## sin_cos
module sin_cos #(
	parameter	ASIZE	=	16,
	parameter	DSIZE	= 	16,
	parameter	RNUM	= 	16
)(
	input				clock 	,
	input [ASIZE-1:0]	angle   ,
	output[DSIZE-1:0]	cos		,
	output[DSIZE-1:0]	sin		
);
Size in the first run: about 8400 cells after synthesis, roughly 970 flip-flops, about 79000 µm² of cells after synthesis.
Settings: LEC_CHECK=0, CAP_MARGIN=35, CORE_MARGIN=2, CORE_UTILIZATION=72, CTS_CLUSTER_DIAMETER=103, PLACE_DENSITY_LB_ADDON=0.3, SETUP_SLACK_MARGIN=0.74, SLEW_MARGIN=20; clock period 4.94 ns.
run.sh (not shown) runs the stock make flow with config.mk's settings and CLKGATE_MAP_FILE=.
The baseline finished but failed the layout checks on setup timing.
Rerun with:
Settings changed: CAP_MARGIN 35 to 20, CTS_CLUSTER_DIAMETER 103 to unset, PLACE_DENSITY set to 0.38, PLACE_DENSITY_LB_ADDON 0.3 to unset, SETUP_SLACK_MARGIN 0.74 to unset.
Clock period 4.94 ns to 4.83 ns, I/O delays scaled along.
The new run reached the layout checks and failed them: setup timing.
Wire length decreases by 11%.
Via count decreases by 5.6%.
Design area stays flat.

========
== lane 1 ==
sin_cos again, from the RTL that the note above started with.
Settings: LEC_CHECK=0, CAP_MARGIN=20, CORE_MARGIN=2, CORE_UTILIZATION=66, SETUP_SLACK_MARGIN=1.39, SLEW_MARGIN=20; clock period 5.63 ns.
[flow] lane 1 | stages: complete | final checks: fail | reason: setup timing
Modified inputs, lane 2 compared to lane 1
- CTS_CLUSTER_DIAMETER newly set to 211
- CORE_UTILIZATION changed from 66 to 72
- SLEW_MARGIN changed from 20 to 5
- ABC_AREA newly set to 1
- PLACE_DENSITY_LB_ADDON newly set to 0.05
- the clock period (ns, I/O delays scaled along) changed from 5.63 to 4.86
[summary]
Run status, lane 2: aborted in global routing, error ODB-0269
The placer congestion estimate of lane 2 is higher than that of lane 1.
Re number of cells in the yosys synthesis report: lane 2 and lane 1 aren't equal, and the higher value belongs to lane 2.
Placed cell count, lane 2 and lane 1: lower on lane 1
[compare] base=lane 1 new=lane 2: area figure in the yosys stat output up about 9%; share of cell area taken by muxes after synthesis down 1.7 points.
Synthesized cell count (lane 2 / lane 1): 1.3
Die height of lane 1 is on par with lane 2.
Delta(starting utilization of the core area, lane 2 - lane 1) > 0
Comparing lane 2 and lane 1, the higher setup fix buffers added after clock tree synthesis is on lane 2.
Die area: lane 2 and lane 1 compared, higher one is lane 2
Inputs modified between lane 2 and lane 3:
- CTS_CLUSTER_SIZE: unset -> 91
- SLEW_MARGIN: 5 -> 20
- SETUP_SLACK_MARGIN: 1.39 -> unset
- PLACE_DENSITY_LB_ADDON: 0.05 -> 0.28
- CTS_CLUSTER_DIAMETER: 211 -> unset
- the clock period (ns, I/O delays scaled along): 4.86 -> 5.07
==> comparison <==
Lane 3 had finished all stages when the layout checks came back failing, citing setup timing.
Lane 3 against lane 2: post-cts hold buffer count closely matched the old numbers, number of buffers created by CTS decreased by 2 relative to the old numbers, boundary pin count closely matched the old numbers, die size closely matched the old numbers, area of placed instances decreased by about 1% relative to the old numbers.
As far as yosys synthesis chip area goes, lane 3 and lane 2 are indistinguishable; the numbers are identical.
From lane 2 to lane 3 the numbers moved as follows: global placer's final weighted congestion up about 3.4%, worst slack at placement has increased, buffer count from post-CTS setup fixing decreased 34%, number of instances resized during post-cts repair saw a decrease.
Inputs modified between lane 3 and lane 4:
- PLACE_DENSITY_LB_ADDON no longer set, was 0.28
- CORE_UTILIZATION now 71, was 72
==> comparison <==
Ran to the end and failed final checks on setup timing: lane 4. Re utilization: lane 3 and lane 4 aren't equal, and the higher value belongs to lane 3. Summary of lane 4 over lane 3: cell count along the critical path has increased; number of resized instances in the post-cts repair step has decreased; largest net degree at the start of global routing has increased. Delta (lane 4 minus lane 3): non-clock buffer area fraction after layout lower; final instance area saw a decrease. Between lane 4 and lane 3, it is lane 4 whose non-clock buffer count is lower, by 16%.

========
Starting RTL as in the previous note.
==> flow/config.mk <==
export PLATFORM = sky130hd
export DESIGN_NAME = sin_cos
export DESIGN_NICKNAME = sin_cos
export VERILOG_FILES = /design/flow/design.v
export SDC_FILE = /design/flow/constraint.sdc
export NUM_CORES = 4
export LEC_CHECK = 0
export ABC_AREA = 0
export CAP_MARGIN = 20
export CORE_MARGIN = 2
export CORE_UTILIZATION = 72
export CTS_CLUSTER_DIAMETER = 211
export PLACE_DENSITY_LB_ADDON = 0.05
export SETUP_SLACK_MARGIN = -0.42
export SLEW_MARGIN = 5
export TNS_END_PERCENT = 5
==> flow/constraint.sdc <==
create_clock -name core_clock -period 4.52 [get_ports {clock}]
set_input_delay 0.9040 -clock core_clock [delete_from_list [all_inputs] [get_ports {clock}]]
set_output_delay 0.9040 -clock core_clock [all_outputs]
set_load 0.01 [all_outputs]
The baseline finished but failed the layout checks on setup timing.
==> next run, changes <==
==> flow/config.mk (replaced) <==
export PLATFORM = sky130hd
export DESIGN_NAME = sin_cos
export DESIGN_NICKNAME = sin_cos
export VERILOG_FILES = /design/flow/design.v
export SDC_FILE = /design/flow/constraint.sdc
export NUM_CORES = 4
export LEC_CHECK = 0
export CAP_MARGIN = 20
export CORE_MARGIN = 2
export CORE_UTILIZATION = 64
export SETUP_SLACK_MARGIN = -0.33
export SLEW_MARGIN = 20
==> flow/constraint.sdc (replaced) <==
create_clock -name core_clock -period 4.94 [get_ports {clock}]
set_input_delay 0.9880 -clock core_clock [delete_from_list [all_inputs] [get_ports {clock}]]
set_output_delay 0.9880 -clock core_clock [all_outputs]
set_load 0.01 [all_outputs]
The new run finished but fails on setup timing.
Synthesized area does not change.
Cell area grows by 1.7%.
Via count shrinks by 3.0%.
Core utilization shrinks by 8.4 points.
Final cell count grows by 2.3%.
Worst setup slack improves by 500 ps.
Die size grows by 12%.
Global-route usage shrinks by 4.9 points.
==> next run, changes <==
--- a/flow/config.mk
+++ b/flow/config.mk
@@ -8 +8,2 @@
-export CAP_MARGIN = 20
+export ABC_AREA = 1
+export CAP_MARGIN = 35
@@ -10 +11,3 @@
-export CORE_UTILIZATION = 64
+export CORE_UTILIZATION = 72
+export CTS_CLUSTER_DIAMETER = 103
+export CTS_CLUSTER_SIZE = 40
==> flow/constraint.sdc (replaced) <==
create_clock -name core_clock -period 4.26 [get_ports {clock}]
set_input_delay 0.8520 -clock core_clock [delete_from_list [all_inputs] [get_ports {clock}]]
set_output_delay 0.8520 -clock core_clock [all_outputs]
set_load 0.01 [all_outputs]
The new run aborted during 5_1_grt on ODB-0269.
Area after synthesis rose by 9.4%.
Die size fell by 2.7%.
Synthesized cell count rose by 34%.
==> next run, changes <==
--- a/flow/config.mk
+++ b/flow/config.mk
@@ -9 +9 @@
-export CAP_MARGIN = 35
+export CAP_MARGIN = 20
@@ -11,4 +11,2 @@
-export CORE_UTILIZATION = 72
-export CTS_CLUSTER_DIAMETER = 103
-export CTS_CLUSTER_SIZE = 40
-export SETUP_SLACK_MARGIN = -0.33
+export CORE_UTILIZATION = 70
+export SETUP_SLACK_MARGIN = 1.14
==> flow/constraint.sdc (replaced) <==
create_clock -name core_clock -period 6.55 [get_ports {clock}]
set_input_delay 1.3100 -clock core_clock [delete_from_list [all_inputs] [get_ports {clock}]]
set_output_delay 1.3100 -clock core_clock [all_outputs]
set_load 0.01 [all_outputs]
Now the flow finished with timing, DRC and antenna clean.
Die area rises by about 2.8%.
Synthesized area stays the same.
Synthesized cell count stays the same.

========
Starting RTL as in the previous note.
clock: 4.26 ns
lec_check: 0
abc_area: 1
cap_margin: 35
core_margin: 2
core_utilization: 72
cts_cluster_diameter: 103
cts_cluster_size: 75
setup_slack_margin: -0.33
slew_margin: 20
The first run ended with an error in global routing.
==> next run, changes <==
==> flow/config.mk (replaced) <==
export PLATFORM = sky130hd
export DESIGN_NAME = sin_cos
export DESIGN_NICKNAME = sin_cos
export VERILOG_FILES = /design/flow/design.v
export SDC_FILE = /design/flow/constraint.sdc
export NUM_CORES = 4
export LEC_CHECK = 0
export CAP_MARGIN = 20
export CORE_MARGIN = 2
export CORE_UTILIZATION = 40
export SLEW_MARGIN = 20
==> flow/constraint.sdc (replaced) <==
create_clock -name core_clock -period 6.3 [get_ports {clock}]
set_input_delay 1.2600 -clock core_clock [delete_from_list [all_inputs] [get_ports {clock}]]
set_output_delay 1.2600 -clock core_clock [all_outputs]
set_load 0.01 [all_outputs]
- The new run finished with timing, DRC and antenna clean
- synthesized cell count decreases by about 25%
- die area went up by about 60%
- area after synthesis went down by 8.6%
==> next run, changes <==
==> flow/constraint.sdc (replaced) <==
create_clock -name core_clock -period 3.76 [get_ports {clock}]
set_input_delay 0.7520 -clock core_clock [delete_from_list [all_inputs] [get_ports {clock}]]
set_output_delay 0.7520 -clock core_clock [all_outputs]
set_load 0.01 [all_outputs]
The changed run produced a layout that fails on setup timing; design area came out higher by 9.3%; non-clock buffer count went up by 688; via count goes up by 4.9%; routed wire length goes up by 5.9%.
==> next run, changes <==
--- a/flow/config.mk
+++ b/flow/config.mk
@@ -9,3 +9,3 @@
 export CORE_MARGIN = 2
-export CORE_UTILIZATION = 40
+export CORE_UTILIZATION = 62
 export SLEW_MARGIN = 20
==> flow/constraint.sdc (replaced) <==
create_clock -name core_clock -period 5.83 [get_ports {clock}]
set_input_delay 1.1660 -clock core_clock [delete_from_list [all_inputs] [get_ports {clock}]]
set_output_delay 1.1660 -clock core_clock [all_outputs]
set_load 0.01 [all_outputs]
Result: The new run produced a layout that fails on setup timing. Clock skew increases by 20 ps. Routed wire length fell by 1.6%. Final area fell by about 6%. Synthesized area is unchanged. Worst hold slack is better by 7.0 ps.

========
sin_cos again, from the RTL that the note above started with.
Settings: LEC_CHECK=0, CAP_MARGIN=20, CORE_MARGIN=2, CORE_UTILIZATION=72, CTS_CLUSTER_DIAMETER=170, MAX_ROUTING_LAYER=met4, PLACE_DENSITY_LB_ADDON=0.01, SETUP_SLACK_MARGIN=0.43, SLEW_MARGIN=40; clock period 5.7 ns.
The starting point reached the layout checks and failed them: negative setup slack.
Edit:
CTS_CLUSTER_DIAMETER = 211   (was 170)
MAX_ROUTING_LAYER = unset   (was met4)
PLACE_DENSITY_LB_ADDON = unset   (was 0.01)
SLEW_MARGIN = 20   (was 40)
clock period = 5.55 ns   (was 5.7 ns; I/O delays follow)
Result: The new run produced a layout that fails on negative setup slack; worst setup slack degrades by 0.27 ns; global-route usage drops by 1.8 points; clock skew came out higher by 0.011 ns; synthesized area stays the same; synthesized cell count stays the same.
Edit:
CAP_MARGIN = 35   (was 20)
CTS_CLUSTER_DIAMETER = 103   (was 211)
SETUP_SLACK_MARGIN = -0.33   (was 0.43)
clock period = 4.94 ns   (was 5.55 ns; I/O delays follow)
The new run completed and failed the layout checks on negative setup slack.
Global-route usage climbs by 1.5 points.
Setup slack is worse by 0.46 ns.
Design area climbs by 1.5%.
Edit:
CAP_MARGIN = 20   (was 35)
CTS_CLUSTER_DIAMETER = unset   (was 103)
CTS_CLUSTER_SIZE = 74   (was unset)
PLACE_DENSITY_LB_ADDON = 0.0   (was unset)
SETUP_SLACK_MARGIN = 1.39   (was -0.33)
clock period = 5.63 ns   (was 4.94 ns; I/O delays follow)
The changed run finished but fails on negative setup slack.
Clock-buffer cell count increases by 3.
Non-clock buffer count decreases by 288.
Critical path depth increases by 2.
Edit:
SETUP_SLACK_MARGIN = 1.63   (was 1.39)
Outcome: The new run produced a layout that fails on negative setup slack. Clock-buffer cell count stays the same. Wire length is about the same. Flip-flop count does not change. Global-route usage barely changes. Synthesized cell count is unchanged. Fmax came out lower by 0.37%. Die area is unchanged.
Edit:
CTS_CLUSTER_DIAMETER = 170   (was unset)
CTS_CLUSTER_SIZE = unset   (was 74)
PLACE_DENSITY_LB_ADDON = 0.01   (was 0.0)
SETUP_SLACK_MARGIN = 1.69   (was 1.63)
clock period = 5.7 ns   (was 5.63 ns; I/O delays follow)
=>
- The new run ran to the end with violations: negative setup slack
- final area barely changes
- sequential share of layout area hardly moves
- maximum frequency went up by 2.7%
- clock skew went down by 0.015 ns
- worst hold slack improves by 0.044 ns
- die area stays the same

========
Starting RTL as in the previous note.
Design sin_cos, start of the top module:
module sin_cos #(
	parameter	ASIZE	=	16,
	parameter	DSIZE	= 	16,
	parameter	RNUM	= 	16
)(
	input				clock 	,
	input [ASIZE-1:0]	angle   ,
	output[DSIZE-1:0]	cos		,
	output[DSIZE-1:0]	sin		
);
make LEC_CHECK=0 ABC_AREA=1 CAP_MARGIN=20 CORE_ASPECT_RATIO=0.75 CORE_MARGIN=2 CORE_UTILIZATION=40 CTS_CLUSTER_DIAMETER=27 GPL_ROUTABILITY_DRIVEN=0 SLEW_MARGIN=40 finish   # period 6.5 ns
==> next run, changes <==
Settings changed: ABC_AREA 1 to not set, CORE_ASPECT_RATIO 0.75 to not set, CORE_UTILIZATION 40 to 64, CTS_CLUSTER_DIAMETER 27 to not set, CTS_CLUSTER_SIZE set to 96, GPL_ROUTABILITY_DRIVEN 0 to not set, PLACE_DENSITY set to 0.35, SLEW_MARGIN 40 to 20.
Clock period 6.5 ns to 3.52 ns, I/O delays scaled along.
Outcome: With this change the flow finished with setup timing left. Hold slack gets better by 0.066 ns. Via count came out lower by about a fifth. Non-clock buffer count increases by 900. Clock-buffer cell count came out lower by 106. Cell count fell by a quarter to a third. Maximum frequency decreases slightly. Synthesized cell count decreases by a quarter to a third.
